--- constraint.sdc ---
create_clock -name core_clock -period 3.49 [get_ports {clk}]
set_input_delay 0.6980 -clock core_clock [delete_from_list [all_inputs] [get_ports {clk}]]
set_output_delay 0.6980 -clock core_clock [all_outputs]
set_load 0.01 [all_outputs]
--- run.sh ---
#!/bin/bash
# the make line also repeats each setting of config.mk as NAME=value (left out here)
make -C /OpenROAD-flow-scripts/flow DESIGN_CONFIG=/design/flow/config.mk WORK_HOME=/design/flow/orfs CLKGATE_MAP_FILE= finish
--- design.v ---
module s_box (
    input [3:0] i_sb, output [3:0] o_sb
);
    assign o_sb[0] = (!i_sb[3]&!i_sb[2]&i_sb[1]) | (!i_sb[2]&i_sb[1]&i_sb[0]) 
    | (!i_sb[3]&i_sb[2]&!i_sb[1]) | (i_sb[2]&!i_sb[1]&i_sb[0]) | 
    (i_sb[3]&!i_sb[2]&!i_sb[1]&!i_sb[0]) | (i_sb[3]&i_sb[2]&i_sb[1]&!i_sb[0]);
    assign o_sb[1] = (!i_sb[3]&!i_sb[2]&!i_sb[0]) | (!i_sb[3]&!i_sb[1]&!i_sb[0]) | (i_sb[2]&i_sb[1]&i_sb[0]) 
| (i_sb[3]&!i_sb[2]&i_sb[0]) | (i_sb[3]&i_sb[2]&i_sb[1]);
    assign o_sb[2] = (!i_sb[3]&!i_sb[2]&!i_sb[1]) | (!i_sb[2]&!i_sb[1]&!i_sb[0]) | (!i_sb[3]&i_sb[2]&!i_sb[0]) 
| (i_sb[3]&i_sb[1]&i_sb[0]) | (i_sb[3]&i_sb[2]&i_sb[0]);
    assign o_sb[3] = (!i_sb[3]&!i_sb[2]&!i_sb[0]) | (!i_sb[3]&i_sb[1]&!i_sb[0]) | (!i_sb[3]&i_sb[2]&i_sb[0]) 
| (i_sb[3]&!i_sb[1]&!i_sb[0]) | (i_sb[3]&!i_sb[2]&i_sb[1]&i_sb[0]);
endmodule
module block_shuffle (
    input [15:0] i_bs, output [15:0] o_bs
);
    assign o_bs = {i_bs[7:4], i_bs[3:0], i_bs[15:12], i_bs[11:8]};
endmodule
module round_permutation #(
    parameter [5:0] shift = 5'b0000,
    parameter [7:0] data_length = 8'd16
)(
    input [data_length - 1:0] i_rp,  output [data_length - 1:0] o_rp
); 
assign o_rp = (i_rp << shift) | (i_rp >> (data_length - shift));
endmodule
module key_scheduler (
    input clk, rst, input [4:0] round_counter, input [79:0] i_ks_oldkey, output [79:0] o_ks_newkey 
);
    wire [79:0] level_shift;
    wire [79:0] level_sbox;
    wire [4:0] xor_rc;
    round_permutation #(.shift(13), .data_length(80)) rp (.i_rp(i_ks_oldkey), .o_rp(level_shift));
    s_box sb(.i_sb(level_shift[3:0]), .o_sb(level_sbox[3:0]));
    assign level_sbox[79:4] = level_shift[79:4];
    assign xor_rc = level_sbox[63:59]^(round_counter -1);
    assign o_ks_newkey = {level_sbox[79:64], xor_rc, level_sbox[58:0]};
endmodule
module dec_s_box (
    input [3:0] i_sb, output reg [3:0] o_sb 
);
    always @(*) begin
        case(i_sb)
        4'h0: o_sb = 4'hA;
        4'h1: o_sb = 4'h3;
        4'h2: o_sb = 4'h9;
        4'h3: o_sb = 4'hE;
        4'h4: o_sb = 4'h1;
        4'h5: o_sb = 4'hD;
        4'h6: o_sb = 4'hF;
        4'h7: o_sb = 4'h4;
        4'h8: o_sb = 4'hC;
        4'h9: o_sb = 4'h5;
        4'hA: o_sb = 4'h7;
        4'hB: o_sb = 4'h2;
        4'hC: o_sb = 4'h6;
        4'hD: o_sb = 4'h8;
        4'hE: o_sb = 4'h0;
        4'hF: o_sb = 4'hB;
        endcase
    end
endmodule
module dec_block_shuffle (
    input [15:0] i_bs, output [15:0] o_bs
);
    block_shuffle bs (i_bs, o_bs);
endmodule
module dec_round_permutation #(
    parameter [5:0] shift = 5'b0000,
    parameter [7:0] data_length = 8'd16
)(
    input [data_length - 1:0] i_rp,  output [data_length - 1:0] o_rp
); 
    assign o_rp = (i_rp >> shift) | (i_rp << (data_length - shift));
endmodule
module dec_XOR_layer (
    input [63:0] i_xor, output [63:0] o_xor
);
    assign o_xor = {(i_xor[63:48]^i_xor[47:32]), (i_xor[47:32]^i_xor[31:16]^i_xor[15:0]),(i_xor[63:48]^i_xor[47:32]^i_xor[31:16]), (i_xor[31:16]^i_xor[15:0])};
endmodule
module dec_permutation_layer (
    input [63:0] i_pl, output [63:0] o_pl
);
    wire [63:0] rp2bs;
    wire [63:0] xor2rp;
    dec_XOR_layer xl(.i_xor(i_pl), .o_xor(xor2rp));
            dec_round_permutation #(.shift(1), .data_length(16)) rp0(.i_rp(xor2rp[(16*0 + 15):16*0]), .o_rp(rp2bs[15:0]));
            dec_round_permutation #(.shift(4), .data_length(16)) rp1(.i_rp(xor2rp[(16*1 + 15):16*1]), .o_rp(rp2bs[(16 + 15):16*1]));
            dec_round_permutation #(.shift(7), .data_length(16)) rp2(.i_rp(xor2rp[(16*2 + 15):16*2]), .o_rp(rp2bs[(16*2 + 15):16*2]));
            dec_round_permutation #(.shift(9), .data_length(16)) rp3(.i_rp(xor2rp[(16*3 + 15):16*3]), .o_rp(rp2bs[(16*3 + 15):16*3]));
    genvar i;
    generate
        for (i = 0; i < 4; i = i +1 ) begin
            dec_block_shuffle bs(.i_bs(rp2bs[(16*i + 15):16*i]), .o_bs(o_pl[(16*i + 15):16*i]));
        end
    endgenerate
endmodule
module dec_add_round_key (
    input [63:0] i_ark_cipher, input [63:0] i_ark_key,
    output [63:0] o_ark_msg
);
    wire [63:0] sb2xor;
    wire [63:0] pl2sb;
    dec_permutation_layer pl(.i_pl(i_ark_cipher), .o_pl(pl2sb));
    genvar j;
    generate    
    for(j=0; j < 16; j = j + 1) begin
            dec_s_box sb(.i_sb(pl2sb[(4*j + 3):4*j]), .o_sb(sb2xor[(4*j + 3):4*j]));
        end
    endgenerate
    assign o_ark_msg = i_ark_key ^ sb2xor;
endmodule
module dec_key_scheduler (
    input clk, rst, input [4:0] round_counter, input [79:0] i_ks_oldkey, output [79:0] o_ks_newkey 
);
    wire [79:0] level_shift;
    wire [79:0] level_sbox;
    wire [4:0] xor_rc;
    assign {level_sbox[79:64], xor_rc, level_sbox[58:0]} = i_ks_oldkey;
    assign level_sbox[63:59] = xor_rc ^(round_counter -1);
    assign level_shift[79:4] = level_sbox[79:4];
    dec_s_box sb(.i_sb(level_sbox[3:0]), .o_sb(level_shift[3:0]));
    dec_round_permutation #(.shift(13), .data_length(80)) rp (.i_rp(level_shift), .o_rp(o_ks_newkey));
endmodule
module boron_dec (
    input  clk, rst, start, input [63:0] plain_text, input [79:0] master_key,
    output reg done, output reg [63:0] cipher_text
);
    parameter IDLE = 3'b000, KEYGEN = 3'b011, ROUND = 3'b001;
    reg [2:0] reg_sm_main;
    reg [4:0] reg_round_counter;
    reg [63:0] reg_plaintext;
    wire [63:0] reg_nextplaintext;
    reg [79:0] reg_key;
    wire [79:0] reg_nextkey, dec_reg_nextkey;
    key_scheduler ks(.clk(clk), .rst(rst), .round_counter(reg_round_counter), .i_ks_oldkey(reg_key), .o_ks_newkey(reg_nextkey));
    dec_key_scheduler dks(.clk(clk), .rst(rst), .round_counter(reg_round_counter), .i_ks_oldkey(reg_key), .o_ks_newkey(dec_reg_nextkey));
    dec_add_round_key ark(.i_ark_cipher(reg_plaintext), .i_ark_key(dec_reg_nextkey[63:0]), .o_ark_msg(reg_nextplaintext));
    always @(posedge clk ) begin
        if(!rst) begin
            reg_sm_main <= IDLE;
            done <= 1'b0;
        end
        else begin
            done <= 1'b0;
            case (reg_sm_main)
                IDLE:  
                    if(start) begin
                        reg_plaintext <= plain_text;
                        reg_key <= master_key;
                        reg_sm_main <= KEYGEN;
                        reg_round_counter <= 5'd1;
                    end
                    else
                        reg_sm_main <= IDLE;
                KEYGEN:
                    if(reg_round_counter < 25) begin
                        reg_key <= reg_nextkey;
                        reg_round_counter <= reg_round_counter + 1;
                        reg_sm_main <= KEYGEN;
                    end else begin
                        reg_sm_main <= ROUND;
                        reg_plaintext <= (reg_nextkey[63:0] ^ reg_plaintext);
                        reg_key <= reg_nextkey;
                    end
                ROUND:
                    if(reg_round_counter > 1) begin
                        reg_plaintext <= reg_nextplaintext;
                        reg_key <= dec_reg_nextkey;
                        reg_round_counter <= reg_round_counter - 1;
                        reg_sm_main <= ROUND;
                    end
                    else begin
                        cipher_text <= reg_nextplaintext;
                        done <= 1'b1;
                        reg_sm_main <= IDLE;
                    end
                default:
                    reg_sm_main <= IDLE;
            endcase
        end
    end
endmodule
--- config.mk ---
export PLATFORM = sky130hd
export DESIGN_NAME = boron_dec
export DESIGN_NICKNAME = boron_dec
export VERILOG_FILES = /design/flow/design.v
export SDC_FILE = /design/flow/constraint.sdc
export NUM_CORES = 4
export LEC_CHECK = 0
export ABC_AREA = 0
export CAP_MARGIN = 20
export CORE_ASPECT_RATIO = 1.0
export CORE_MARGIN = 2
export CORE_UTILIZATION = 70
export CTS_CLUSTER_DIAMETER = 127
export GPL_ROUTABILITY_DRIVEN = 0
export GPL_TIMING_DRIVEN = 1
export MAX_ROUTING_LAYER = met5
export SETUP_SLACK_MARGIN = 0.43
export SLEW_MARGIN = 20
export TNS_END_PERCENT = 50
==> flow_metrics.rpt, run 1 <==
==== FLOW RESULTS ====
----------------------------------------------------
[Run status]
  Result of the run ........................ finished clean

[Pwr]
  Reported net switching power ........................ a little under 3000 uW
  Internal power of the cells ........................ 6190 uW
  Sequential group share of total power ........................ 38.7%
  Total clock network power ........................ 2700 uW
  Power dissipated in combinational cells ........................ 2860 uW
  Sw Ratio ........................ 31.8%
  Static leakage ........................ 0.00713 uW
  Share of total power in combinational logic ........................ 31.5%
  Main power group ........................ registers
  Sequential group power ........................ about 3500 uW
  PnR Total Power ........................ 9080 uW
  Max rail drop VDD ........................ between 0.0003 and 0.0004 V
  Clock power share ........................ 29.8%
  Power Density ........................ between 400 and 500 nW/um^2

[GRT]
  Met1 demand-to-capacity share in global routing ........................ 51.0%
  Met2 Track Usage GR ........................ between 60% and 70%
  Maximum number of pins on one net before global-route repair ........................ 70
  Busiest layer in global routing ........................ met2
  Global routing met3 resource utilization ........................ 6.64%
  Global-route congestion overflow total ........................ 0
  Initial antenna violation count ........................ 0
  Total global routing track utilization ........................ a little under two fifths
  Global-route wire length before repair ........................ 62700 um
  Vias in the first global route ........................ 11100

[Yosys]
  Number of nets at floorplan ........................ 1535
  Max-area cell share ........................ roughly 43%
  Main flop type after synthesis ........................ edfxtp_1
  Number of enable-type register cells in the synthesized netlist ........................ 213
  Warnings from Yosys ........................ 2
  Xor and xnor area share after synthesis ........................ 14.2%
  Mux share ........................ 8.34%
  Post-synthesis share of cell area spent on and-or and or-and gates ........................ about 11%
  Number of instances in the synthesized netlist ........................ approximately 1300
  Share of synthesized area occupied by flip-flops and latches ........................ 44.4%
  Most frequent cell after synthesis ........................ edfxtp_1
  Unique cell types ........................ around 52
  Top cell type by total area after synthesis ........................ edfxtp_1
  Chip Area, Yosys ........................ 14800 um^2
  Proportion of register bits with asynchronous set or reset after synthesis ........................ 0%
  Synthesis-stage register bit count ........................ approximately 220
  Combinational family with the most area after synthesis ........................ XOR/XNOR gates
  Fraction of the mapped netlist area in adder cells ........................ 10.3%
  Commonest cells post-synth ........................ edfxtp_1, nand2_1, xnor2_1, ha_1, inv_1
  Largest cells by area after synthesis ........................ edfxtp_1, ha_1, xnor2_1
  Syn Std Cell Area ........................ 14800 um^2
  Basic-gate share of the synthesized area counting and, or, nand and nor cells ........................ 7.34%
  Avg Inst Size Synth ........................ 11.7 um^2
  # Cells Yosys ........................ 1266

[CTS]
  Clock-pin transition on the worst setup and hold timing paths ........................ ~60 ps
  CTS tree ........................ yes
  Depth of the CTS H-tree ........................ 1
  Clock buffer count from CTS ........................ 25
  Clock latency reported for the late side of the worst-skew pair ........................ roughly 540 ps
  Clock Path Buffers ........................ 3
  CTS Sinks ........................ 221
  Root buffer cell ........................ clkbuf_16

[Setup path]
  Worst r2r dst ........................ reg_plaintext[27]$_DFFE_PP_
  Largest stage delay, worst path ........................ 490 ps
  Levels on crit path ........................ 7
  Slowest stage cell on the critical path ........................ edfxtp_1
  Critical path data arrival time ........................ 3320 ps
  Critical path destination ........................ reg_plaintext[27]$_DFFE_PP_
  Register-to-Register Path Depth ........................ 7
  CP startpoint ........................ reg_plaintext[53]$_DFFE_PP_
  Startpoint types ........................ flop
  Crit. End Element ........................ flop
  Ordered list of cells on the worst path ........................ xor2_1, xnor2_1, inv_1, ha_1, mux4_2, xor2_1, a221o_1
  Combined buffer and inverter count along the critical path ........................ 1
  Data required time of the worst path ........................ 3770 ps
  CP top delay family ........................ XOR/XNOR gates
  Critical Setup Path Class ........................ reg -> reg
  Reg2reg start ........................ reg_plaintext[53]$_DFFE_PP_
  Critical-path maximum fanout ........................ 6
  Most Frequent Cell on Critical Path ........................ xor2_1
  Setup slack of the worst register-to-register path ........................ between 400 and 500 ps

[Routing]
  Diode count ........................ 0
  Remaining antenna violation count after routing ........................ 0
  Number of vias per cell after detailed routing ........................ 6.42
  Routed wire length per instance ........................ 23.8 um
  Detailed-route via count ........................ 11300
  First-iteration detailed-routing DRC count ........................ ~1500
  Router iterations before antenna repair ........................ 5
  Count of unresolved DRC violations after routing ........................ 0
  Overall routed net length ........................ around 42000 um

[Floorplanning]
  DIE WIDTH ........................ 149 um
  Number of I/O pins ........................ 212
  Row count ........................ 53
  Die span in y ........................ 149 um
  Area of the die ........................ 22300 um^2
  Core Footprint ........................ 20900 um^2
  Pre-placement core utilization ........................ 70.6%

[Job]
  OpenROAD warning count ........................ 135
  Total of max-cap violations ........................ 0

[Worst hold path]
  Number of cells on the worst hold path ........................ 2
  Hold-critical path endpoint ........................ reg_key[70]$_DFFE_PN_
  Path category of the worst min-delay check ........................ reg -> reg
  Source of the worst hold timing path ........................ dks.sb.o_sb[3]$_DFF_P_

[Timing]
  Slew at the pin with the worst max-slew slack ........................ ~800 ps
  RSZ-0062 raised after global routing ........................ yes
  Final critical-path share of the clock period ........................ 87.0%
  Total count of max-transition violations in the final report ........................ 0
  Worst clock skew ........................ 14.9 ps
  Highest clock rate ........................ ~330 MHz
  Relative slew slack ........................ between 40% and 50%
  Final Critical Period ........................ 3040 ps
  Final-report setup violation count ........................ 0
  Accumulated negative setup slack ........................ 0 ps
  Final hold violation count ........................ 0

[Cells and area]
  Area added between synthesis and finish ........................ 23.4%
  Final Net Count ........................ 1743

[Placement]
  Port-buffer cells ........................ 211
  DP Wirelength ........................ 29700 um

----------------------------------------------------
layout make-up:
type | instances | area (um^2)
Clock buffer | 32 | 682
Clock inverter | 13 | 149
Timing Repair Buffer | 239 | 2350
Multi-Input combinational cell | 887 | 7760
Sequential cell | 221 | 6560
Inverter | 100 | 377
Tap cell | 275 | 344
Fill cell | 1074 | 2670
per-stage QoR:
stage	cells	instance area [um^2]	hold WS, ps	util, %	setup WS [ps]
after floorplan	1266	14800	487	-	18.5
after global placement	1713	17200	502	82.3	249
after detailed placement	1713	17200	501	82.3	150
after CTS	1759	18000	516	86.3	430
after global routing	1767	18200	539	87.2	336
final	1767	18200	514	87.2	455
routing by layer:
layer,share of wire (%),up-vias
met5,0,-
met4,4.2,0
met3,11,121
met2,48,818
met1,37,5450
li1,-,4948
timing repair:
action	CTS	global route
hold buffers	0	0
pin swaps	0	0
gates cloned	0	0
setup endpoints to repair	3	19
resized	1	16
setup buffers	1	8
==> run 2: changes to the inputs <==
Settings changed: CORE_ASPECT_RATIO 1.0 to 1.79, CORE_UTILIZATION 70 to 69, CTS_CLUSTER_DIAMETER 127 to 170, CTS_CLUSTER_SIZE set to 51, PLACE_DENSITY_LB_ADDON set to 0.03.
Clock period 3.49 ns to 2.93 ns, I/O delays scaled along.
==> flow_metrics.rpt, run 2 <==
==== FLOW RESULTS ====
----------------------------------------------------
[Yosys]
  Number of instances in the synthesized netlist ........................ ~1300
  Avg Inst Size Synth ........................ 11.7 um^2
  Xor and xnor area share after synthesis ........................ 14.2%
  Combinational family with the most area after synthesis ........................ XOR/XNOR gates
  Max-area cell share ........................ 43.3%
  Synthesis-stage register bit count ........................ 221
  Most frequent cell after synthesis ........................ edfxtp_1
  Commonest cells post-synth ........................ edfxtp_1, nand2_1, xnor2_1, ha_1, inv_1
  Basic-gate share of the synthesized area counting and, or, nand and nor cells ........................ 7.34%
  Warnings from Yosys ........................ 2
  Largest cells by area after synthesis ........................ edfxtp_1, ha_1, xnor2_1
  Chip Area, Yosys ........................ roughly 15000 um^2
  Fraction of the mapped netlist area in adder cells ........................ between 10% and 20%
  Share of synthesized area occupied by flip-flops and latches ........................ 44.4%
  # Cells Yosys ........................ approximately 1300
  Unique cell types ........................ around 52
  Proportion of register bits with asynchronous set or reset after synthesis ........................ 0%
  Number of nets at floorplan ........................ roughly 1500
  Number of enable-type register cells in the synthesized netlist ........................ 213
  Post-synthesis share of cell area spent on and-or and or-and gates ........................ 11.3%
  Top cell type by total area after synthesis ........................ edfxtp_1
  Main flop type after synthesis ........................ edfxtp_1
  Syn Std Cell Area ........................ roughly 15000 um^2
  Mux share ........................ 8.34%

[Floorplanning]
  Row count ........................ 71
  Number of I/O pins ........................ 212
  Core Footprint ........................ 21000 um^2
  Area of the die ........................ between 20000 and 25000 um^2
  Pre-placement core utilization ........................ 70.4%
  DIE WIDTH ........................ 113 um
  Die span in y ........................ 200 um

[Run status]
  Result of the run ........................ stopped before the end
  Stop stage ........................ global routing (5_1_grt)
  Halt Reason ........................ [ERROR GRT-0232] Routing congestion too high. Check the congestion heatmap in the GUI.

[GRT]
  Global-route congestion overflow total ........................ 1196
  Total global routing track utilization ........................ 94.8%

[CTS]
  Clock buffer count from CTS ........................ 8
  Root buffer cell ........................ clkbuf_16
  Depth of the CTS H-tree ........................ 1
  CTS Sinks ........................ 221
  Hold-fix buffer count after cts ........................ 0
  Clock Path Buffers ........................ 3

[Placement]
  Port-buffer cells ........................ 211
  Minimum setup slack after placement ........................ -199 ps
  DP Wirelength ........................ 33000 um

----------------------------------------------------
[run 2: layer usage]
layer  GRT usage [%]  overflow
met5            29.9         0
met4             109       316
met3            73.5        16
met2             118       856
met1            87.1         8
[run 2: per-stage QoR]
step | cells | utilization (%) | area [um^2]
4_1_cts | 1845 | 92.1 | 19300
3_5_place_dp | 1756 | 84.4 | 17700
2_1_floorplan | 1266 | - | 14800
3_3_place_gp | 1756 | 84.4 | 17700
[run 2: repair_timing]
action                                  CTS
endpoints found under the setup margin   89
buffers inserted                         77
gates resized                           133
pin swaps                                55
==> run 3: changes to the inputs <==
Settings changed: ABC_AREA 0 to 1, CORE_UTILIZATION 69 to 72, CTS_CLUSTER_SIZE 51 to 40, PLACE_DENSITY set to 0.64, PLACE_DENSITY_LB_ADDON 0.03 to unset, SETUP_SLACK_MARGIN 0.43 to -0.05.
Clock period 2.93 ns to 1.15 ns, I/O delays scaled along.
==> flow_metrics.rpt, run 3 <==
==== FLOW RESULTS ====
----------------------------------------------------
[Yosys]
  Number of instances in the synthesized netlist ........................ ~2100
  Max-area cell share ........................ 39.6%
  Synthesis-stage register bit count ........................ 221
  Commonest cells post-synth ........................ nand2_1, inv_1, edfxtp_1, nand3_1, o21ai_0
  Top cell type by total area after synthesis ........................ edfxtp_1
  Xor and xnor area share after synthesis ........................ 3.90%
  Fraction of the mapped netlist area in adder cells ........................ 9.46%
  Number of nets at floorplan ........................ 2346
  Most frequent cell after synthesis ........................ nand2_1
  Mux share ........................ 0%
  Main flop type after synthesis ........................ edfxtp_1
  # Cells Yosys ........................ 2077
  Share of synthesized area occupied by flip-flops and latches ........................ 40.6%
  Number of enable-type register cells in the synthesized netlist ........................ 213
  Chip Area, Yosys ........................ 16100 um^2
  Largest cells by area after synthesis ........................ edfxtp_1, nand2_1, ha_1
  Avg Inst Size Synth ........................ 7.77 um^2
  Syn Std Cell Area ........................ 16100 um^2
  Post-synthesis share of cell area spent on and-or and or-and gates ........................ between 10 and 15%
  Unique cell types ........................ around 42
  Basic-gate share of the synthesized area counting and, or, nand and nor cells ........................ around 27%
  Combinational family with the most area after synthesis ........................ simple AND/OR/NAND/NOR gates
  Proportion of register bits with asynchronous set or reset after synthesis ........................ 0%
  Warnings from Yosys ........................ 2

[Run status]
  Halt Reason ........................ [ERROR DPL-0033] detailed placement checks failed during check placement.
  Result of the run ........................ stopped before the end
  Stop stage ........................ detailed placement (3_5_place_dp)

[Floorplanning]
  Pre-placement core utilization ........................ 73.0%
  Die span in y ........................ 204 um
  Number of I/O pins ........................ around 210
  Row count ........................ 73
  DIE WIDTH ........................ 116 um
  Area of the die ........................ approximately 24000 um^2
  Core Footprint ........................ 22100 um^2

[Placement]
  Port-buffer cells ........................ 211

----------------------------------------------------
run 3: metrics by stage:
| step | area, um^2 | power, uW |
|---|---|---|
| 2_1_floorplan | 16600 | 15600 |
| 3_3_place_gp | 21800 | 19800 |
==> run 4: changes to the inputs <==
Settings changed: ABC_AREA 1 to unset, CORE_ASPECT_RATIO 1.79 to 0.74, CORE_UTILIZATION 72 to 40, CTS_CLUSTER_DIAMETER 170 to unset, CTS_CLUSTER_SIZE 40 to 78, GPL_ROUTABILITY_DRIVEN 0 to unset, GPL_TIMING_DRIVEN 1 to 0, MAX_ROUTING_LAYER met5 to unset, PLACE_DENSITY 0.64 to unset, SETUP_SLACK_MARGIN -0.05 to 0.89, SLEW_MARGIN 20 to 15, TNS_END_PERCENT 50 to unset.
Clock period 1.15 ns to 5.0 ns, I/O delays scaled along.
==> flow_metrics.rpt, run 4 <==
==== FLOW RESULTS ====
----------------------------------------------------
[Yosys]
  Synthesis-stage register bit count ........................ 221
  Avg Inst Size Synth ........................ 11.7 um^2
  Share of synthesized area occupied by flip-flops and latches ........................ between 40% and 50%
  Xor and xnor area share after synthesis ........................ 14.2%
  Syn Std Cell Area ........................ 14800 um^2
  Commonest cells post-synth ........................ edfxtp_1, nand2_1, xnor2_1, ha_1, inv_1
  Top cell type by total area after synthesis ........................ edfxtp_1
  Proportion of register bits with asynchronous set or reset after synthesis ........................ 0%
  Combinational family with the most area after synthesis ........................ XOR/XNOR gates
  Max-area cell share ........................ 43.3%
  Post-synthesis share of cell area spent on and-or and or-and gates ........................ approximately 11%
  Fraction of the mapped netlist area in adder cells ........................ roughly a tenth
  # Cells Yosys ........................ ~1300
  Most frequent cell after synthesis ........................ edfxtp_1
  Number of nets at floorplan ........................ 1535
  Largest cells by area after synthesis ........................ edfxtp_1, ha_1, xnor2_1
  Mux share ........................ 8.34%
  Unique cell types ........................ 52
  Number of enable-type register cells in the synthesized netlist ........................ approximately 210
  Chip Area, Yosys ........................ around 15000 um^2
  Warnings from Yosys ........................ 2
  Number of instances in the synthesized netlist ........................ 1266
  Main flop type after synthesis ........................ edfxtp_1
  Basic-gate share of the synthesized area counting and, or, nand and nor cells ........................ 7.34%

[CTS]
  CTS Sinks ........................ 221
  Depth of the CTS H-tree ........................ 1
  Number of buffers added for setup after CTS ........................ 0
  Clock latency reported for the late side of the worst-skew pair ........................ 550 ps
  Post-cts resize count ........................ 0
  Clock Path Buffers ........................ 3
  Root buffer cell ........................ clkbuf_16
  CTS tree ........................ yes
  Clock buffer count from CTS ........................ 25
  Clock-pin transition on the worst setup and hold timing paths ........................ 60 ps
  Hold-fix buffer count after cts ........................ 0

[GRT]
  Global-route congestion overflow total ........................ 0
  Global routing met3 resource utilization ........................ 7.89%
  Maximum number of pins on one net before global-route repair ........................ 48
  Busiest layer in global routing ........................ met1
  Initial antenna violation count ........................ 0
  Met1 demand-to-capacity share in global routing ........................ 40.9%
  Met2 Track Usage GR ........................ 40.8%
  Total global routing track utilization ........................ between 20% and 30%
  Global-route wire length before repair ........................ approximately 77000 um
  Vias in the first global route ........................ 11100

[Pwr]
  Main power group ........................ registers
  Share of total power in combinational logic ........................ between 30% and 40%
  Sequential group share of total power ........................ 38.2%
  Max rail drop VDD ........................ around 0.00024 V
  Internal power of the cells ........................ 4180 uW
  Sequential group power ........................ 2430 uW
  Sw Ratio ........................ 34.3%
  Clock power share ........................ 28.3%
  Power Density ........................ 346 nW/um^2
  PnR Total Power ........................ between 6000 and 7000 uW
  Reported net switching power ........................ 2190 uW
  Static leakage ........................ 0.00706 uW
  Total clock network power ........................ 1810 uW
  Power dissipated in combinational cells ........................ 2130 uW

[Cells and area]
  Count of non-filler cells in the finished layout ........................ 2022
  Post-route standard cell area excluding fillers ........................ between 15000 and 20000 um^2
  Area added between synthesis and finish ........................ 24.9%
  Final Net Count ........................ 1781
  Filler Cell Count ........................ 3326

[Floorplanning]
  Area of the die ........................ 38500 um^2
  Pre-placement core utilization ........................ 40.6%
  Number of I/O pins ........................ 212
  Die span in y ........................ 169 um
  Core Footprint ........................ 36300 um^2
  Row count ........................ ~60
  DIE WIDTH ........................ 227 um

[Timing]
  Final Critical Period ........................ 3500 ps
  Accumulated negative setup slack ........................ 0 ps
  Worst clock skew ........................ 15.4 ps
  Slew at the pin with the worst max-slew slack ........................ roughly 1200 ps
  Relative slew slack ........................ 20.1%
  Total count of max-transition violations in the final report ........................ 0
  Final hold violation count ........................ 0
  Final-report setup violation count ........................ 0
  Final critical-path share of the clock period ........................ ~70%
  Highest clock rate ........................ 286 MHz
  RSZ-0062 raised after global routing ........................ no

[Setup path]
  Ordered list of cells on the worst path ........................ xnor2_1, xor2_1, inv_1, ha_1, mux4_2, xnor2_1, a221o_1
  Critical-path maximum fanout ........................ 5
  Largest stage delay, worst path ........................ 760 ps
  Critical path destination ........................ reg_plaintext[45]$_DFFE_PP_
  Crit. End Element ........................ flop
  Slowest stage cell on the critical path ........................ xnor2_1
  Worst r2r dst ........................ reg_plaintext[45]$_DFFE_PP_
  Reg2reg start ........................ reg_plaintext[28]$_DFFE_PP_
  Critical path data arrival time ........................ between 3000 and 4000 ps
  Data required time of the worst path ........................ 5300 ps
  CP startpoint ........................ reg_plaintext[28]$_DFFE_PP_
  CP top delay family ........................ XOR/XNOR gates
  Combined buffer and inverter count along the critical path ........................ 1
  Levels on crit path ........................ 7
  Register-to-Register Path Depth ........................ 7
  Most Frequent Cell on Critical Path ........................ xnor2_1
  Setup slack of the worst register-to-register path ........................ ~1500 ps
  Critical Setup Path Class ........................ reg -> reg
  Startpoint types ........................ flop

[Worst hold path]
  Hold-critical path endpoint ........................ reg_key[67]$_DFFE_PN_
  Path category of the worst min-delay check ........................ reg -> reg
  Number of cells on the worst hold path ........................ 2
  Source of the worst hold timing path ........................ dks.sb.o_sb[0]$_DFF_P_

[Routing]
  Count of unresolved DRC violations after routing ........................ 0
  Router iterations before antenna repair ........................ 5
  Diode count ........................ 0
  Routed wire length per instance ........................ 27.1 um
  Detailed-route via count ........................ approximately 12000
  Overall routed net length ........................ 54800 um
  First-iteration detailed-routing DRC count ........................ about 1500
  Number of vias per cell after detailed routing ........................ ~5.7
  Remaining antenna violation count after routing ........................ 0

[Placement]
  DP Wirelength ........................ a little over 40000 um
  RD Place Congestion ........................ 0.933
  Placed standard-cell area ........................ 17700 um^2
  Cell total after placement ........................ 1981
  Port-buffer cells ........................ 211

[Job]
  Total of max-cap violations ........................ 0
  OpenROAD warning count ........................ approximately 130

[Run status]
  Result of the run ........................ finished clean

----------------------------------------------------
[run 4: per-stage QoR]
step | setup slack (ps) | hold WS [ps] | util (%)
2_1_floorplan | 956 | 487 | -
3_3_place_gp | -958 | 500 | 48.2
6_report | 1500 | 524 | 50.7
4_1_cts | 1500 | 521 | 50.7
5_1_grt | 1390 | 529 | 50.7
3_5_place_dp | 1010 | 505 | 48.7
[run 4: per-layer routing]
layer / vias up / share of wire (%)
li1: 5047 / -
met1: 5672 / 41
met5: - / 0
met2: 755 / 42
met4: 0 / 3.5
met3: 95 / 13
[run 4: cell type report]
cell class,instances,area (um^2),share of cell area [%]
timing repair buffer,219,2270,12.3
multi-input combinational,887,7620,41.4
tap,496,621,3.37
clock inverter,9,76.3,0.414
inverter,100,380,2.06
clock buffer,32,672,3.65
buffer,58,225,1.22
sequential,221,6560,35.6
==> run 5: changes to the inputs <==
Settings changed: ABC_AREA set to 1, CAP_MARGIN 20 to 10, CELL_PAD_IN_SITES_DETAIL_PLACEMENT set to 1, CORE_ASPECT_RATIO 0.74 to unset, CORE_UTILIZATION 40 to 41, CTS_CLUSTER_SIZE 78 to 14, GPL_ROUTABILITY_DRIVEN set to 1, HOLD_SLACK_MARGIN set to 0.08, MAX_ROUTING_LAYER set to met5, PLACE_DENSITY_LB_ADDON set to 0.25, SETUP_SLACK_MARGIN 0.89 to unset, SLEW_MARGIN 15 to 25, TNS_END_PERCENT set to 20.
Clock period 5.0 ns to 3.71 ns, I/O delays scaled along.
==> flow_metrics.rpt, run 5 <==
==== FLOW RESULTS ====
----------------------------------------------------
[Routing]
  Detailed-route via count ........................ 16700
  Routed wire length per instance ........................ roughly 25 um
  Router iterations before antenna repair ........................ 8
  Diode count ........................ 0
  Overall routed net length ........................ 72300 um
  Count of unresolved DRC violations after routing ........................ 0
  Remaining antenna violation count after routing ........................ 0
  Number of vias per cell after detailed routing ........................ 5.83
  First-iteration detailed-routing DRC count ........................ 1874

[Timing]
  Worst hold margin ........................ roughly 560 ps
  Highest clock rate ........................ slightly above 300 MHz
  Final Critical Period ........................ about 3200 ps
  Slew at the pin with the worst max-slew slack ........................ 1200 ps
  Final critical-path share of the clock period ........................ 86.8%
  Accumulated negative setup slack ........................ 0 ps
  Final hold violation count ........................ 0
  Worst clock skew ........................ around 20 ps
  Final-report setup violation count ........................ 0
  Relative slew slack ........................ 19.8%
  Total count of max-transition violations in the final report ........................ 0
  RSZ-0062 raised after global routing ........................ no

[Worst hold path]
  Hold-critical path endpoint ........................ reg_sm_main[2]$_DFF_P_
  Source of the worst hold timing path ........................ reg_sm_main[0]$_DFF_P_
  Number of cells on the worst hold path ........................ 2
  Path category of the worst min-delay check ........................ reg -> reg

[Job]
  Total of max-cap violations ........................ 0
  OpenROAD warning count ........................ 131

[Yosys]
  Proportion of register bits with asynchronous set or reset after synthesis ........................ 0%
  Top cell type by total area after synthesis ........................ edfxtp_1
  Xor and xnor area share after synthesis ........................ under 10%
  Largest cells by area after synthesis ........................ edfxtp_1, nand2_1, ha_1
  Commonest cells post-synth ........................ nand2_1, inv_1, edfxtp_1, nand3_1, o21ai_0
  Unique cell types ........................ 42
  Combinational family with the most area after synthesis ........................ simple AND/OR/NAND/NOR gates
  Share of synthesized area occupied by flip-flops and latches ........................ 40.6%
  Mux share ........................ 0%
  Fraction of the mapped netlist area in adder cells ........................ 9.46%
  Syn Std Cell Area ........................ 16100 um^2
  Chip Area, Yosys ........................ 16100 um^2
  Avg Inst Size Synth ........................ 7.77 um^2
  Synthesis-stage register bit count ........................ ~220
  Max-area cell share ........................ 39.6%
  Basic-gate share of the synthesized area counting and, or, nand and nor cells ........................ 26.8%
  Number of instances in the synthesized netlist ........................ 2077
  Most frequent cell after synthesis ........................ nand2_1
  Number of enable-type register cells in the synthesized netlist ........................ 213
  Main flop type after synthesis ........................ edfxtp_1
  # Cells Yosys ........................ 2077
  Number of nets at floorplan ........................ 2346
  Post-synthesis share of cell area spent on and-or and or-and gates ........................ between 10% and 20%
  Warnings from Yosys ........................ 2

[Floorplanning]
  Area of the die ........................ 41000 um^2
  Die span in y ........................ 202 um
  DIE WIDTH ........................ 202 um
  Row count ........................ 72
  Pre-placement core utilization ........................ 41.7%
  Core Footprint ........................ 38700 um^2
  Number of I/O pins ........................ 212

[GRT]
  Global-route wire length before repair ........................ between 100000 and 150000 um
  Initial antenna violation count ........................ 0
  Maximum number of pins on one net before global-route repair ........................ 87
  Global-route congestion overflow total ........................ 0
  Vias in the first global route ........................ 17000
  Total global routing track utilization ........................ 34.8%

[Setup path]
  Setup slack of the worst register-to-register path ........................ 490 ps
  Data required time of the worst path ........................ between 4000 and 5000 ps
  Levels on crit path ........................ 14
  Combined buffer and inverter count along the critical path ........................ 3
  Slowest stage cell on the critical path ........................ inv_6
  Worst r2r dst ........................ dks.sb.o_sb[3]$_DFF_P_
  Startpoint types ........................ flop
  Reg2reg start ........................ reg_round_counter[1]$_DFFE_PP_
  Crit. End Element ........................ flop
  Largest stage delay, worst path ........................ approximately 620 ps
  Critical Setup Path Class ........................ reg -> reg
  CP startpoint ........................ reg_round_counter[1]$_DFFE_PP_
  Critical path data arrival time ........................ ~3700 ps
  Critical path destination ........................ dks.sb.o_sb[3]$_DFF_P_
  Register-to-Register Path Depth ........................ 14
  Most Frequent Cell on Critical Path ........................ nand2_1
  Critical-path maximum fanout ........................ 86
  Ordered list of cells on the worst path ........................ inv_1, ha_1, o21bai_1, nand3_2, nand2_4, inv_6, nand2_1, nand2_1, inv_1, ha_1, nand3_1, nand2_1, nand2_1, nand2_1
  CP top delay family ........................ simple AND/OR/NAND/NOR gates

[Placement]
  Cell total after placement ........................ 2811
  Port-buffer cells ........................ roughly 210
  RD Place Congestion ........................ 0.959
  DP Wirelength ........................ 55000 um
  Placed standard-cell area ........................ ~19000 um^2

[CTS]
  Clock-pin transition on the worst setup and hold timing paths ........................ 60 ps
  CTS tree ........................ yes
  Number of buffers added for setup after CTS ........................ 0
  Clock latency reported for the late side of the worst-skew pair ........................ about 570 ps
  Hold-fix buffer count after cts ........................ 0
  Clock Path Buffers ........................ 3
  CTS Sinks ........................ 221
  Post-cts resize count ........................ 0
  Depth of the CTS H-tree ........................ 1
  Clock buffer count from CTS ........................ 27
  Root buffer cell ........................ clkbuf_16

[Run status]
  Result of the run ........................ finished clean

[Cells and area]
  Post-route standard cell area excluding fillers ........................ about 20000 um^2
  Final Net Count ........................ 2591
  Count of non-filler cells in the finished layout ........................ 2860
  Filler Cell Count ........................ around 4800
  Area added between synthesis and finish ........................ 23.8%

[Pwr]
  Power Density ........................ ~440 nW/um^2
  Total clock network power ........................ 2930 uW
  Static leakage ........................ around 0.0092 uW
  Sw Ratio ........................ between 30% and 40%
  Sequential group share of total power ........................ between 30% and 40%
  Power dissipated in combinational cells ........................ approximately 2600 uW
  Share of total power in combinational logic ........................ 30.1%
  Internal power of the cells ........................ 5610 uW
  Max rail drop VDD ........................ between 0.0003 and 0.0004 V
  Main power group ........................ registers
  PnR Total Power ........................ 8750 uW
  Sequential group power ........................ 3180 uW
  Clock power share ........................ about a third
  Reported net switching power ........................ 3140 uW

----------------------------------------------------
==> run 5: cell type report <==
cell class / count / area, um^2 / share of cell area [%]
flip-flops and latches: 221 / 6560 / 32.8
clock inverters: 15 / 191 / 0.958
clock buffers: 34 / 752 / 3.76
multi-input cells: 1529 / 8330 / 41.7
plain buffers: 55 / 245 / 1.23
well taps: 518 / 648 / 3.24
inverters: 272 / 1030 / 5.13
repair buffers: 216 / 2230 / 11.2
==> run 5: routing by layer <==
layer | global-route usage [%] | routed length [um] | up-vias
met4 | 19.7 | 4590 | 0
met2 | 56.1 | 32800 | 978
met5 | 0 | 0 | -
met1 | 43.5 | 27600 | 8118
met3 | 6.88 | 7370 | 247
li1 | - | - | 7338
==> run 5: metrics by stage <==
stage               worst slack (ps)  utilization [%]
floorplan                       -427                -
CTS                              547             51.6
finish                           491             51.6
global placement               -2680             48.8
detailed placement              41.8             49.2
global route                     295             51.6
==> run 6: changes to the inputs <==
Settings changed: ABC_AREA 1 to 0, CAP_MARGIN 10 to 20, CELL_PAD_IN_SITES_DETAIL_PLACEMENT 1 to unset, CORE_ASPECT_RATIO set to 1.0, CORE_UTILIZATION 41 to 70, CTS_CLUSTER_DIAMETER set to 127, CTS_CLUSTER_SIZE 14 to unset, GPL_ROUTABILITY_DRIVEN 1 to 0, GPL_TIMING_DRIVEN 0 to 1, HOLD_SLACK_MARGIN 0.08 to -0.05, PLACE_DENSITY_LB_ADDON 0.25 to unset, SETUP_SLACK_MARGIN set to -0.25, SLEW_MARGIN 25 to 20, TNS_END_PERCENT 20 to 50.
Clock period 3.71 ns to 2.42 ns, I/O delays scaled along.
==> flow_metrics.rpt, run 6 <==
==== FLOW RESULTS ====
----------------------------------------------------
[Placement]
  Minimum setup slack after placement ........................ -631 ps
  Cell total after placement ........................ 1924
  DP Wirelength ........................ ~35000 um
  Port-buffer cells ........................ 211

[Yosys]
  Largest cells by area after synthesis ........................ edfxtp_1, ha_1, xnor2_1
  Basic-gate share of the synthesized area counting and, or, nand and nor cells ........................ about 7.3%
  Number of instances in the synthesized netlist ........................ 1266
  Number of nets at floorplan ........................ 1535
  Post-synthesis share of cell area spent on and-or and or-and gates ........................ 11.3%
  Proportion of register bits with asynchronous set or reset after synthesis ........................ 0%
  Chip Area, Yosys ........................ 14800 um^2
  Commonest cells post-synth ........................ edfxtp_1, nand2_1, xnor2_1, ha_1, inv_1
  Main flop type after synthesis ........................ edfxtp_1
  Most frequent cell after synthesis ........................ edfxtp_1
  Top cell type by total area after synthesis ........................ edfxtp_1
  Syn Std Cell Area ........................ around 15000 um^2
  Warnings from Yosys ........................ 2
  Share of synthesized area occupied by flip-flops and latches ........................ about 44%
  Combinational family with the most area after synthesis ........................ XOR/XNOR gates
  Avg Inst Size Synth ........................ 11.7 um^2
  Max-area cell share ........................ 43.3%
  Mux share ........................ 8.34%
  Fraction of the mapped netlist area in adder cells ........................ 10.3%
  Number of enable-type register cells in the synthesized netlist ........................ 213
  Unique cell types ........................ 52
  Xor and xnor area share after synthesis ........................ 14.2%
  # Cells Yosys ........................ roughly 1300
  Synthesis-stage register bit count ........................ 221

[Floorplanning]
  DIE WIDTH ........................ approximately 150 um
  Area of the die ........................ 22300 um^2
  Row count ........................ 53
  Die span in y ........................ ~150 um
  Number of I/O pins ........................ approximately 210
  Pre-placement core utilization ........................ 70.6%
  Core Footprint ........................ 20900 um^2

[GRT]
  Total global routing track utilization ........................ 101%
  Global-route congestion overflow total ........................ roughly 1600

[CTS]
  Hold-fix buffer count after cts ........................ 0
  Clock buffer count from CTS ........................ 24
  CTS Sinks ........................ between 200 and 250
  Depth of the CTS H-tree ........................ 1
  Root buffer cell ........................ clkbuf_16
  Clock Path Buffers ........................ 3

[Run status]
  Result of the run ........................ stopped before the end
  Halt Reason ........................ [ERROR GRT-0232] Routing congestion too high. Check the congestion heatmap in the GUI.
  Stop stage ........................ global routing (5_1_grt)

----------------------------------------------------
==> run 6: timing repair <==
| item | CTS |
|---|---|
| setup buffers | 8 |
| pin swaps | 15 |
| resized | 42 |
| hold endpoints to repair | 0 |
| endpoints found under the setup margin | 30 |
| gates cloned | 0 |
==> run 6: metrics by stage <==
stage	power, uW	cell area (um^2)
after floorplan	7870	14800
after global placement	9990	18900
after CTS	14300	19800
after detailed placement	10300	18900
==> run 6: layer usage <==
layer	global-route usage, %	overflow
met4	117	502
met5	60.9	5
met2	123	1050
met3	82.7	33
met1	91.6	16
==> run 7: changes to the inputs <==
Settings changed: CORE_ASPECT_RATIO 1.0 to 1.79, CORE_UTILIZATION 70 to 65, HOLD_SLACK_MARGIN -0.05 to unset, SETUP_SLACK_MARGIN -0.25 to 0.43.
Clock period 2.42 ns to 2.92 ns, I/O delays scaled along.
==> flow_metrics.rpt, run 7 <==
==== FLOW RESULTS ====
----------------------------------------------------
[Run status]
  Result of the run ........................ failed layout checks
  Failing layout criteria .......................... setup timing

[Timing]
  Accumulated negative setup slack ........................ -307 ps
  Final Critical Period ........................ 3230 ps
  Final WS setup ........................ -307 ps
  Highest clock rate ........................ 310 MHz
  RSZ-0062 raised after global routing ........................ yes
  Total count of max-transition violations in the final report ........................ 0
  Final hold violation count ........................ 0
  Worst clock skew ........................ 19.2 ps
  Final critical-path share of the clock period ........................ 111%
  Slew at the pin with the worst max-slew slack ........................ between 1000 and 1500 ps
  Relative slew slack ........................ 27.9%
  Final-report setup violation count ........................ 1

[Setup path]
  Critical-path maximum fanout ........................ 4
  CP top delay family ........................ simple AND/OR/NAND/NOR gates
  Largest stage delay, worst path ........................ 600 ps
  Reg2reg start ........................ reg_round_counter[0]$_DFFE_PP_
  CP startpoint ........................ reg_round_counter[0]$_DFFE_PP_
  Most Frequent Cell on Critical Path ........................ ha_4
  Levels on crit path ........................ 12
  Data required time of the worst path ........................ 3320 ps
  Combined buffer and inverter count along the critical path ........................ 3
  Ordered list of cells on the worst path ........................ ha_4, o21bai_4, a311o_1, or2_4, clkinv_16, mux2_4, buf_6, ha_4, inv_4, mux2i_4, nor3_2, a221oi_2
  Critical path data arrival time ........................ ~3600 ps
  Startpoint types ........................ flop
  Critical path destination ........................ dks.sb.o_sb[2]$_DFF_P_
  Setup slack of the worst register-to-register path ........................ -310 ps
  Slowest stage cell on the critical path ........................ nor3_2
  Crit. End Element ........................ flop
  Worst r2r dst ........................ dks.sb.o_sb[2]$_DFF_P_
  Register-to-Register Path Depth ........................ 12
  Critical Setup Path Class ........................ reg -> reg

[Cells and area]
  Area added between synthesis and finish ........................ 40.7%
  Finished Core Util ........................ 93.2%
  Final Net Count ........................ slightly below 2000

[Yosys]
  Number of enable-type register cells in the synthesized netlist ........................ between 200 and 250
  Warnings from Yosys ........................ 2
  Largest cells by area after synthesis ........................ edfxtp_1, ha_1, xnor2_1
  Max-area cell share ........................ 43.3%
  Number of instances in the synthesized netlist ........................ 1266
  Unique cell types ........................ around 52
  Syn Std Cell Area ........................ 14800 um^2
  Main flop type after synthesis ........................ edfxtp_1
  Number of nets at floorplan ........................ 1535
  Share of synthesized area occupied by flip-flops and latches ........................ 44.4%
  Basic-gate share of the synthesized area counting and, or, nand and nor cells ........................ 7.34%
  Proportion of register bits with asynchronous set or reset after synthesis ........................ 0%
  Commonest cells post-synth ........................ edfxtp_1, nand2_1, xnor2_1, ha_1, inv_1
  Post-synthesis share of cell area spent on and-or and or-and gates ........................ ~11%
  Mux share ........................ 8.34%
  Fraction of the mapped netlist area in adder cells ........................ 10.3%
  Chip Area, Yosys ........................ 14800 um^2
  Avg Inst Size Synth ........................ 11.7 um^2
  Synthesis-stage register bit count ........................ 221
  Top cell type by total area after synthesis ........................ edfxtp_1
  Most frequent cell after synthesis ........................ edfxtp_1
  Xor and xnor area share after synthesis ........................ between 10% and 20%
  Combinational family with the most area after synthesis ........................ XOR/XNOR gates
  # Cells Yosys ........................ 1266

[Pwr]
  Static leakage ........................ about 0.008 uW
  Power Density ........................ 603 nW/um^2
  Reported net switching power ........................ ~4500 uW
  Share of total power in combinational logic ........................ 43.2%
  Clock power share ........................ between 20% and 30%
  Max rail drop VDD ........................ 0.000578 V
  Sw Ratio ........................ a little over a third
  Sequential group power ........................ 4220 uW
  Total clock network power ........................ 2900 uW
  Sequential group share of total power ........................ between 30% and 40%
  Internal power of the cells ........................ approximately 8000 uW
  Power dissipated in combinational cells ........................ 5410 uW
  Main power group ........................ combinational cells

[GRT]
  Total global routing track utilization ........................ 41.8%
  Maximum number of pins on one net before global-route repair ........................ 86
  Global-route congestion overflow total ........................ 0
  Initial antenna violation count ........................ 1
  Vias in the first global route ........................ 12800
  Global-route wire length before repair ........................ 73800 um

[Floorplanning]
  Pre-placement core utilization ........................ 66.2%
  Core Footprint ........................ 22300 um^2
  Number of I/O pins ........................ 212
  DIE WIDTH ........................ 117 um
  Row count ........................ 73
  Die span in y ........................ a little over 200 um
  Area of the die ........................ between 20000 and 25000 um^2

[Worst hold path]
  Source of the worst hold timing path ........................ reg_sm_main[0]$_DFF_P_
  Number of cells on the worst hold path ........................ 2
  Path category of the worst min-delay check ........................ reg -> reg
  Hold-critical path endpoint ........................ reg_sm_main[2]$_DFF_P_

[Routing]
  Detailed-route via count ........................ 13800
  Count of unresolved DRC violations after routing ........................ 0
  Number of vias per cell after detailed routing ........................ between 6 and 7
  Routed wire length per instance ........................ roughly 31 um
  Overall routed net length ........................ 61500 um
  Remaining antenna violation count after routing ........................ 0
  Router iterations before antenna repair ........................ 7
  First-iteration detailed-routing DRC count ........................ 2138

[CTS]
  Clock buffer count from CTS ........................ 22
  CTS Sinks ........................ 221
  CTS tree ........................ yes
  Depth of the CTS H-tree ........................ 1
  Clock latency reported for the late side of the worst-skew pair ........................ 560 ps
  Hold-fix buffer count after cts ........................ 0
  Clock-pin transition on the worst setup and hold timing paths ........................ about 70 ps
  Root buffer cell ........................ clkbuf_16
  Clock Path Buffers ........................ 3

[Job]
  OpenROAD warning count ........................ between 100 and 150
  Total of max-cap violations ........................ 0

[Placement]
  Minimum setup slack after placement ........................ -218 ps
  Port-buffer cells ........................ 211
  DP Wirelength ........................ 33100 um

----------------------------------------------------
[run 7: per-layer routing]
metal	GRT usage [%]	vias to the layer above	routed length (um)
met2	71.2	1603	29000
met3	6.16	533	7850
met4	32.6	0	7390
li1	-	5309	-
met1	46.0	6363	17300
met5	0	-	0
[run 7: metrics by stage]
step           hold WS (ps)  std cells  area (um^2)  power (uW)
2_1_floorplan           487       1266        14800        6520
3_5_place_dp            539       1811        17800        7810
6_report                551       1975        20800       12500
5_1_grt                 597       1975        20800       12700
4_1_cts                 539       1924        19900       11300
3_3_place_gp            527       1811        17800        7690
[run 7: final cells by class]
type                            count  area [um^2]
Antenna cell                        1         2.50
Clock buffer                       28          594
Clock inverter                     10         86.3
Fill cell                         733         1520
Inverter                          100          424
Multi-Input combinational cell    887         8730
Sequential cell                   221         6560
Tap cell                          300          375
Timing Repair Buffer              428         3990
[run 7: what timing repair did]
action	in CTS	in global routing
resized	132	96
setup buffers	75	49
gates cloned	0	1
pin swaps	66	71
endpoints found under the setup margin	72	83
==> run 8: changes to the inputs <==
Settings changed: CORE_UTILIZATION 65 to 71, CTS_CLUSTER_DIAMETER 127 to 170, CTS_CLUSTER_SIZE set to 48, HOLD_SLACK_MARGIN set to -0.09, PLACE_DENSITY set to 0.35.
Clock period 2.92 ns to 2.88 ns, I/O delays scaled along.
==> flow_metrics.rpt, run 8 <==
==== FLOW RESULTS ====
----------------------------------------------------
[Run status]
  Result of the run ........................ stopped before the end
  Stop stage ........................ global routing (5_1_grt)
  Halt Reason ........................ [ERROR DPL-0038] Utilization greater than 100%, impossible to legalize

[Yosys]
  Main flop type after synthesis ........................ edfxtp_1
  Share of synthesized area occupied by flip-flops and latches ........................ 44.4%
  Top cell type by total area after synthesis ........................ edfxtp_1
  # Cells Yosys ........................ approximately 1300
  Xor and xnor area share after synthesis ........................ around 14%
  Warnings from Yosys ........................ 2
  Post-synthesis share of cell area spent on and-or and or-and gates ........................ 11.3%
  Combinational family with the most area after synthesis ........................ XOR/XNOR gates
  Basic-gate share of the synthesized area counting and, or, nand and nor cells ........................ under 10%
  Syn Std Cell Area ........................ 14800 um^2
  Avg Inst Size Synth ........................ roughly 12 um^2
  Unique cell types ........................ 52
  Proportion of register bits with asynchronous set or reset after synthesis ........................ 0%
  Mux share ........................ 8.34%
  Largest cells by area after synthesis ........................ edfxtp_1, ha_1, xnor2_1
  Number of enable-type register cells in the synthesized netlist ........................ 213
  Synthesis-stage register bit count ........................ 221
  Most frequent cell after synthesis ........................ edfxtp_1
  Max-area cell share ........................ 43.3%
  Number of nets at floorplan ........................ 1535
  Chip Area, Yosys ........................ 14800 um^2
  Commonest cells post-synth ........................ edfxtp_1, nand2_1, xnor2_1, ha_1, inv_1
  Fraction of the mapped netlist area in adder cells ........................ 10.3%
  Number of instances in the synthesized netlist ........................ 1266

[CTS]
  Depth of the CTS H-tree ........................ 1
  Root buffer cell ........................ clkbuf_16
  CTS Sinks ........................ 221
  Clock buffer count from CTS ........................ 8
  Hold-fix buffer count after cts ........................ 0
  Clock Path Buffers ........................ 3

[Placement]
  Minimum setup slack after placement ........................ -221 ps
  Port-buffer cells ........................ 211
  Placed standard-cell area ........................ 17800 um^2
  DP Wirelength ........................ 33900 um

[Floorplanning]
  Row count ........................ 70
  Area of the die ........................ ~22000 um^2
  Die span in y ........................ about 200 um
  DIE WIDTH ........................ 112 um
  Pre-placement core utilization ........................ 72.3%
  Number of I/O pins ........................ 212
  Core Footprint ........................ ~20000 um^2

----------------------------------------------------
-- run 8: metrics by stage --
step | cells | TNS, ps | power [uW]
after floorplan | 1266 | -581 | 6610
after global placement | 1766 | -1500 | 7810
after detailed placement | 1766 | -3590 | 7990
after CTS | 1851 | 0 | 10200
-- run 8: repair_timing --
item,4_1_cts
setup buffers,74
setup endpoints to repair,110
resized,145
pin swaps,51
==> run 9: changes to the inputs <==
Settings changed: CORE_UTILIZATION 71 to 72, CTS_CLUSTER_DIAMETER 170 to 28, CTS_CLUSTER_SIZE 48 to 40, HOLD_SLACK_MARGIN -0.09 to -0.06, PLACE_DENSITY 0.35 to 0.64, SETUP_SLACK_MARGIN 0.43 to 0.35.
Clock period 2.88 ns to 1.22 ns, I/O delays scaled along.
==> flow_metrics.rpt, run 9 <==
==== FLOW RESULTS ====
----------------------------------------------------
[Yosys]
  Mux share ........................ approximately 8.3%
  Number of nets at floorplan ........................ 1535
  Combinational family with the most area after synthesis ........................ XOR/XNOR gates
  Warnings from Yosys ........................ 2
  Number of instances in the synthesized netlist ........................ about 1300
  Avg Inst Size Synth ........................ around 12 um^2
  Largest cells by area after synthesis ........................ edfxtp_1, ha_1, xnor2_1
  Fraction of the mapped netlist area in adder cells ........................ 10.3%
  Synthesis-stage register bit count ........................ 221
  Top cell type by total area after synthesis ........................ edfxtp_1
  Chip Area, Yosys ........................ approximately 15000 um^2
  Share of synthesized area occupied by flip-flops and latches ........................ approximately 44%
  Max-area cell share ........................ 43.3%
  Number of enable-type register cells in the synthesized netlist ........................ ~210
  Most frequent cell after synthesis ........................ edfxtp_1
  Main flop type after synthesis ........................ edfxtp_1
  Post-synthesis share of cell area spent on and-or and or-and gates ........................ roughly 11%
  Syn Std Cell Area ........................ 14800 um^2
  Basic-gate share of the synthesized area counting and, or, nand and nor cells ........................ 7.34%
  # Cells Yosys ........................ 1266
  Proportion of register bits with asynchronous set or reset after synthesis ........................ 0%
  Commonest cells post-synth ........................ edfxtp_1, nand2_1, xnor2_1, ha_1, inv_1
  Unique cell types ........................ 52
  Xor and xnor area share after synthesis ........................ 14.2%

[Floorplanning]
  DIE WIDTH ........................ 111 um
  Pre-placement core utilization ........................ 72.9%
  Core Footprint ........................ roughly 20000 um^2
  Number of I/O pins ........................ 212
  Area of the die ........................ about 22000 um^2
  Die span in y ........................ 196 um
  Row count ........................ approximately 70

[Run status]
  Halt Reason ........................ [ERROR DPL-0033] detailed placement checks failed during check placement.
  Stop stage ........................ detailed placement (3_5_place_dp)
  Result of the run ........................ stopped before the end

[Placement]
  Port-buffer cells ........................ 211

----------------------------------------------------
[run 9: per-stage QoR]
stage	power (uW)	hold WS, ps	cell area (um^2)
global placement	21000	519	20200
floorplan	16100	411	15400
==> run 10: changes to the inputs <==
Settings changed: CORE_UTILIZATION 72 to 57, CTS_CLUSTER_DIAMETER 28 to 170, CTS_CLUSTER_SIZE 40 to unset, HOLD_SLACK_MARGIN -0.06 to unset, PLACE_DENSITY 0.64 to unset, PLACE_DENSITY_LB_ADDON set to 0.03, SETUP_SLACK_MARGIN 0.35 to 0.02.
Clock period 1.22 ns to 1.87 ns, I/O delays scaled along.
==> flow_metrics.rpt, run 10 <==
==== FLOW RESULTS ====
----------------------------------------------------
[Worst hold path]
  Number of cells on the worst hold path ........................ 3
  Source of the worst hold timing path ........................ master_key[45]
  Path category of the worst min-delay check ........................ in -> reg
  Hold-critical path endpoint ........................ reg_key[45]$_DFFE_PN_

[CTS]
  Root buffer cell ........................ clkbuf_16
  Depth of the CTS H-tree ........................ 1
  Clock buffer count from CTS ........................ 23
  Clock Path Buffers ........................ 3
  CTS tree ........................ yes
  CTS Sinks ........................ about 220
  Clock-pin transition on the worst setup and hold timing paths ........................ 70 ps
  Clock latency reported for the late side of the worst-skew pair ........................ 560 ps

[Timing]
  Final hold violation count ........................ 0
  Relative slew slack ........................ 41.8%
  Final WS setup ........................ -1200 ps
  Slew at the pin with the worst max-slew slack ........................ 873 ps
  Highest clock rate ........................ between 300 and 400 MHz
  Final-report setup violation count ........................ 379
  Worst clock skew ........................ 21.8 ps
  Total count of max-transition violations in the final report ........................ 0
  RSZ-0062 raised after global routing ........................ yes
  Final Critical Period ........................ 3070 ps
  Final critical-path share of the clock period ........................ 164%

[Pwr]
  Power Density ........................ about 960 nW/um^2
  Share of total power in combinational logic ........................ 50.2%
  Max rail drop VDD ........................ 0.00102 V
  Sequential group share of total power ........................ 28.8%
  Static leakage ........................ 0.00948 uW
  Clock power share ........................ 21.0%
  Sw Ratio ........................ between 30% and 40%
  Power dissipated in combinational cells ........................ about 12000 uW
  Sequential group power ........................ between 6000 and 7000 uW
  Reported net switching power ........................ around 8500 uW
  Main power group ........................ combinational cells
  Internal power of the cells ........................ 14400 uW
  Total clock network power ........................ ~4800 uW

[Yosys]
  Avg Inst Size Synth ........................ 11.7 um^2
  Proportion of register bits with asynchronous set or reset after synthesis ........................ 0%
  Unique cell types ........................ about 52
  Share of synthesized area occupied by flip-flops and latches ........................ about 44%
  Syn Std Cell Area ........................ 14800 um^2
  Xor and xnor area share after synthesis ........................ 14.2%
  Main flop type after synthesis ........................ edfxtp_1
  Number of nets at floorplan ........................ 1535
  Synthesis-stage register bit count ........................ between 200 and 250
  Max-area cell share ........................ 43.3%
  Basic-gate share of the synthesized area counting and, or, nand and nor cells ........................ under 10%
  Number of enable-type register cells in the synthesized netlist ........................ about 210
  Warnings from Yosys ........................ 2
  Chip Area, Yosys ........................ 14800 um^2
  Mux share ........................ 8.34%
  Fraction of the mapped netlist area in adder cells ........................ 10.3%
  Commonest cells post-synth ........................ edfxtp_1, nand2_1, xnor2_1, ha_1, inv_1
  Most frequent cell after synthesis ........................ edfxtp_1
  Top cell type by total area after synthesis ........................ edfxtp_1
  Combinational family with the most area after synthesis ........................ XOR/XNOR gates
  Largest cells by area after synthesis ........................ edfxtp_1, ha_1, xnor2_1
  # Cells Yosys ........................ 1266
  Post-synthesis share of cell area spent on and-or and or-and gates ........................ 11.3%
  Number of instances in the synthesized netlist ........................ about 1300

[Routing]
  Overall routed net length ........................ approximately 75000 um
  Routed wire length per instance ........................ 34.3 um
  Detailed-route via count ........................ 15400
  Count of unresolved DRC violations after routing ........................ 0
  Remaining antenna violation count after routing ........................ 0
  Number of vias per cell after detailed routing ........................ 7.04
  Router iterations before antenna repair ........................ 7
  First-iteration detailed-routing DRC count ........................ roughly 2200

[GRT]
  Initial antenna violation count ........................ 1
  Global-route wire length before repair ........................ approximately 87000 um
  Maximum number of pins on one net before global-route repair ........................ ~63
  Total global routing track utilization ........................ 42.7%
  Vias in the first global route ........................ approximately 15000
  Global-route congestion overflow total ........................ 0

[Setup path]
  Critical-path maximum fanout ........................ 10
  Reg2reg start ........................ reg_key[69]$_DFFE_PN_
  Worst r2r dst ........................ dks.sb.o_sb[1]$_DFF_P_
  Crit. End Element ........................ flop
  CP top delay family ........................ AND-OR/OR-AND gates
  Startpoint types ........................ flop
  Combined buffer and inverter count along the critical path ........................ 2
  Critical Setup Path Class ........................ reg -> reg
  Ordered list of cells on the worst path ........................ buf_4, a211oi_1, a211oi_2, o21ai_0, mux2_4, inv_4, ha_4, and2_4, o211ai_1, o311a_1
  Slowest stage cell on the critical path ........................ o21ai_0
  Setup slack of the worst register-to-register path ........................ -1200 ps
  Critical path destination ........................ dks.sb.o_sb[1]$_DFF_P_
  CP startpoint ........................ reg_key[69]$_DFFE_PN_
  Levels on crit path ........................ 10
  Data required time of the worst path ........................ 2360 ps
  Largest stage delay, worst path ........................ approximately 440 ps
  Register-to-Register Path Depth ........................ 10
  Critical path data arrival time ........................ 3560 ps

[Cells and area]
  FF/Latch Area ........................ 6560 um^2
  Filler Cell Count ........................ 705
  Area added between synthesis and finish ........................ 61.5%
  Final Net Count ........................ 2120
  Gate Area ........................ 9820 um^2
  Finished Core Util ........................ 94.0%

[Floorplanning]
  Pre-placement core utilization ........................ around three fifths
  Number of I/O pins ........................ 212
  Core Footprint ........................ 25400 um^2
  Row count ........................ 78
  Area of the die ........................ approximately 27000 um^2
  Die span in y ........................ ~220 um
  DIE WIDTH ........................ 124 um

[Placement]
  DP Wirelength ........................ roughly 37000 um
  Minimum setup slack after placement ........................ -1050 ps
  Port-buffer cells ........................ 211

[Job]
  OpenROAD warning count ........................ about 130
  Total of max-cap violations ........................ 0

[Run status]
  Result of the run ........................ failed layout checks
  Failing layout criteria .......................... setup timing

----------------------------------------------------
run 10: repair_timing:
action / in CTS / in global routing
endpoints found under the hold margin: 0 / 0
endpoints found under the setup margin: 368 / 373
hold buffers: 0 / 0
gates resized: 277 / 156
gates cloned: 5 / 7
pin swaps: 85 / 103
setup buffers: 91 / 76
run 10: layout make-up:
cell class | instances | area share (%)
Tap cell | 320 | 1.68
Timing Repair Buffer | 618 | 24.7
Inverter | 100 | 1.96
Clock buffer | 33 | 2.61
Clock inverter | 6 | 0.325
Sequential cell | 221 | 27.5
Antenna cell | 1 | 0.0105
Multi-Input combinational cell | 887 | 41.2
run 10: stage by stage:
step / hold slack (ps) / power, uW / cell area [um^2] / setup TNS (ps) / std cells
floorplan: 487 / 10500 / 15400 / -176210 / 1266
global placement: 547 / 13800 / 19900 / -164160 / 2028
detailed placement: 532 / 14100 / 19900 / -172150 / 2028
CTS: 489 / 20300 / 22700 / -116890 / 2143
global route: 514 / 23000 / 23800 / -183820 / 2186
finish: 495 / 22900 / 23800 / -177290 / 2186
run 10: layer usage:
metal  part of all wire [%]  up-vias  wire length (um)  global-route usage, %
li1                       -     5696                 -                      -
met4                     14        0             10700                   33.3
met3                     12      774              9010                   6.27
met1                     28     7142             20900                   45.1
met2                     46     1779             34500                   75.9
met5                      0        -                 0                      0
==> run 11: changes to the inputs <==
Settings changed: ABC_AREA 0 to unset, CORE_ASPECT_RATIO 1.79 to unset, CORE_UTILIZATION 57 to 70, CTS_CLUSTER_DIAMETER 170 to unset, CTS_CLUSTER_SIZE set to 49, GPL_ROUTABILITY_DRIVEN 0 to unset, GPL_TIMING_DRIVEN 1 to unset, HOLD_SLACK_MARGIN set to 0.29, MAX_ROUTING_LAYER met5 to unset, PLACE_DENSITY_LB_ADDON 0.03 to unset, SETUP_SLACK_MARGIN 0.02 to unset, TNS_END_PERCENT 50 to unset.
Clock period 1.87 ns to 2.8 ns, I/O delays scaled along.
==> flow_metrics.rpt, run 11 <==
==== FLOW RESULTS ====
----------------------------------------------------
[Run status]
  Result of the run ........................ finished clean

[Worst hold path]
  Hold-critical path endpoint ........................ reg_key[67]$_DFFE_PN_
  Source of the worst hold timing path ........................ dks.sb.o_sb[0]$_DFF_P_
  Path category of the worst min-delay check ........................ reg -> reg
  Number of cells on the worst hold path ........................ 2

[Setup path]
  Register-to-Register Path Depth ........................ 7
  Levels on crit path ........................ 7
  Critical path destination ........................ reg_plaintext[43]$_DFFE_PP_
  Most Frequent Cell on Critical Path ........................ xor2_1
  Worst r2r dst ........................ reg_plaintext[43]$_DFFE_PP_
  Largest stage delay, worst path ........................ 540 ps
  Combined buffer and inverter count along the critical path ........................ 1
  Ordered list of cells on the worst path ........................ xnor2_2, xor2_1, inv_1, ha_1, mux4_2, xor2_1, a221o_1
  Crit. End Element ........................ flop
  CP startpoint ........................ reg_plaintext[24]$_DFFE_PP_
  Critical Setup Path Class ........................ reg -> reg
  Setup slack of the worst register-to-register path ........................ 40 ps

[Yosys]
  Share of synthesized area occupied by flip-flops and latches ........................ 44.4%
  Max-area cell share ........................ between 40 and 50%
  Fraction of the mapped netlist area in adder cells ........................ 10.3%
  Number of enable-type register cells in the synthesized netlist ........................ 213
  Most frequent cell after synthesis ........................ edfxtp_1
  Top cell type by total area after synthesis ........................ edfxtp_1
  Chip Area, Yosys ........................ 14800 um^2
  Mux share ........................ 8.34%
  Number of instances in the synthesized netlist ........................ 1266
  Unique cell types ........................ 52
  Avg Inst Size Synth ........................ between 10 and 15 um^2
  Basic-gate share of the synthesized area counting and, or, nand and nor cells ........................ roughly 7.3%
  Post-synthesis share of cell area spent on and-or and or-and gates ........................ 11.3%
  Combinational family with the most area after synthesis ........................ XOR/XNOR gates

[Placement]
  Port-buffer cells ........................ 211

[Pwr]
  Power Density ........................ 613 nW/um^2
  Static leakage ........................ approximately 0.0074 uW
  Power dissipated in combinational cells ........................ 4020 uW
  Internal power of the cells ........................ ~7600 uW
  Reported net switching power ........................ roughly 3800 uW
  Max rail drop VDD ........................ a little over 0.0005 V
  Main power group ........................ registers
  Total clock network power ........................ 3080 uW

[Floorplanning]
  Pre-placement core utilization ........................ 70.6%
  Row count ........................ 53
  DIE WIDTH ........................ 149 um
  Core Footprint ........................ 20900 um^2

[Timing]
  Final critical-path share of the clock period ........................ 98.5%
  Accumulated negative setup slack ........................ 0 ps
  Slew at the pin with the worst max-slew slack ........................ 821 ps
  Final-report setup violation count ........................ 0
  Total count of max-transition violations in the final report ........................ 0
  Worst hold margin ........................ ~530 ps
  Final hold violation count ........................ 0
  Relative slew slack ........................ roughly 45%

[CTS]
  Root buffer cell ........................ clkbuf_16
  Clock-pin transition on the worst setup and hold timing paths ........................ roughly 60 ps
  Clock Path Buffers ........................ 3
  CTS Sinks ........................ 221
  Depth of the CTS H-tree ........................ 1
  CTS tree ........................ yes

[GRT]
  Maximum number of pins on one net before global-route repair ........................ 107
  Vias in the first global route ........................ 11700
  Initial antenna violation count ........................ 0

[Routing]
  Router iterations before antenna repair ........................ 5
  Routed wire length per instance ........................ 24.9 um
  First-iteration detailed-routing DRC count ........................ between 1500 and 2000
  Diode count ........................ 0
  Number of vias per cell after detailed routing ........................ about 6.6
  Remaining antenna violation count after routing ........................ 0

[Cells and area]
  Filler Cell Count ........................ between 900 and 1000
  Final Net Count ........................ 1812

[Job]
  Total of max-cap violations ........................ 0
  OpenROAD warning count ........................ 135

----------------------------------------------------
[run 11: layout make-up]
class | instances | area (um^2) | share of cell area (%)
Clock inverter | 13 | 87.6 | 0.469
Multi-Input combinational cell | 887 | 7770 | 41.6
Clock buffer | 29 | 641 | 3.43
Timing Repair Buffer | 309 | 2870 | 15.4
Tap cell | 275 | 344 | 1.84
Inverter | 100 | 402 | 2.15
Sequential cell | 221 | 6560 | 35.1
[run 11: what timing repair did]
action / 4_1_cts / 5_1_grt
resized: 3 / 14
setup buffers: 0 / 9
setup endpoints to repair: 4 / 22
pin swaps: 0 / 4
[run 11: metal layers]
layer / GRT usage (%) / wire [um] / share of wire [%] / up-vias
met5: 0 / 0 / 0 / -
met4: 16.3 / 2240 / 4.9 / 0
met3: 6.94 / 5780 / 13 / 190
met2: 65.7 / 22000 / 48 / 1060
met1: 52.2 / 15700 / 34 / 5693
li1: - / - / - / 5103
[run 11: stage by stage]
stage	instances	setup WS (ps)	power, uW	cell area [um^2]	utilization (%)
CTS	1825	16.1	11200	18500	88.6
global route	1834	-12.0	11800	18700	89.4
floorplan	1266	-85.1	6810	14800	-
finish	1834	43.3	11400	18700	89.4
detailed placement	1783	-236	8140	17800	85.0
global placement	1783	-158	7960	17800	85.0
No activity file was given, so power comes from the tool's default toggle rates.
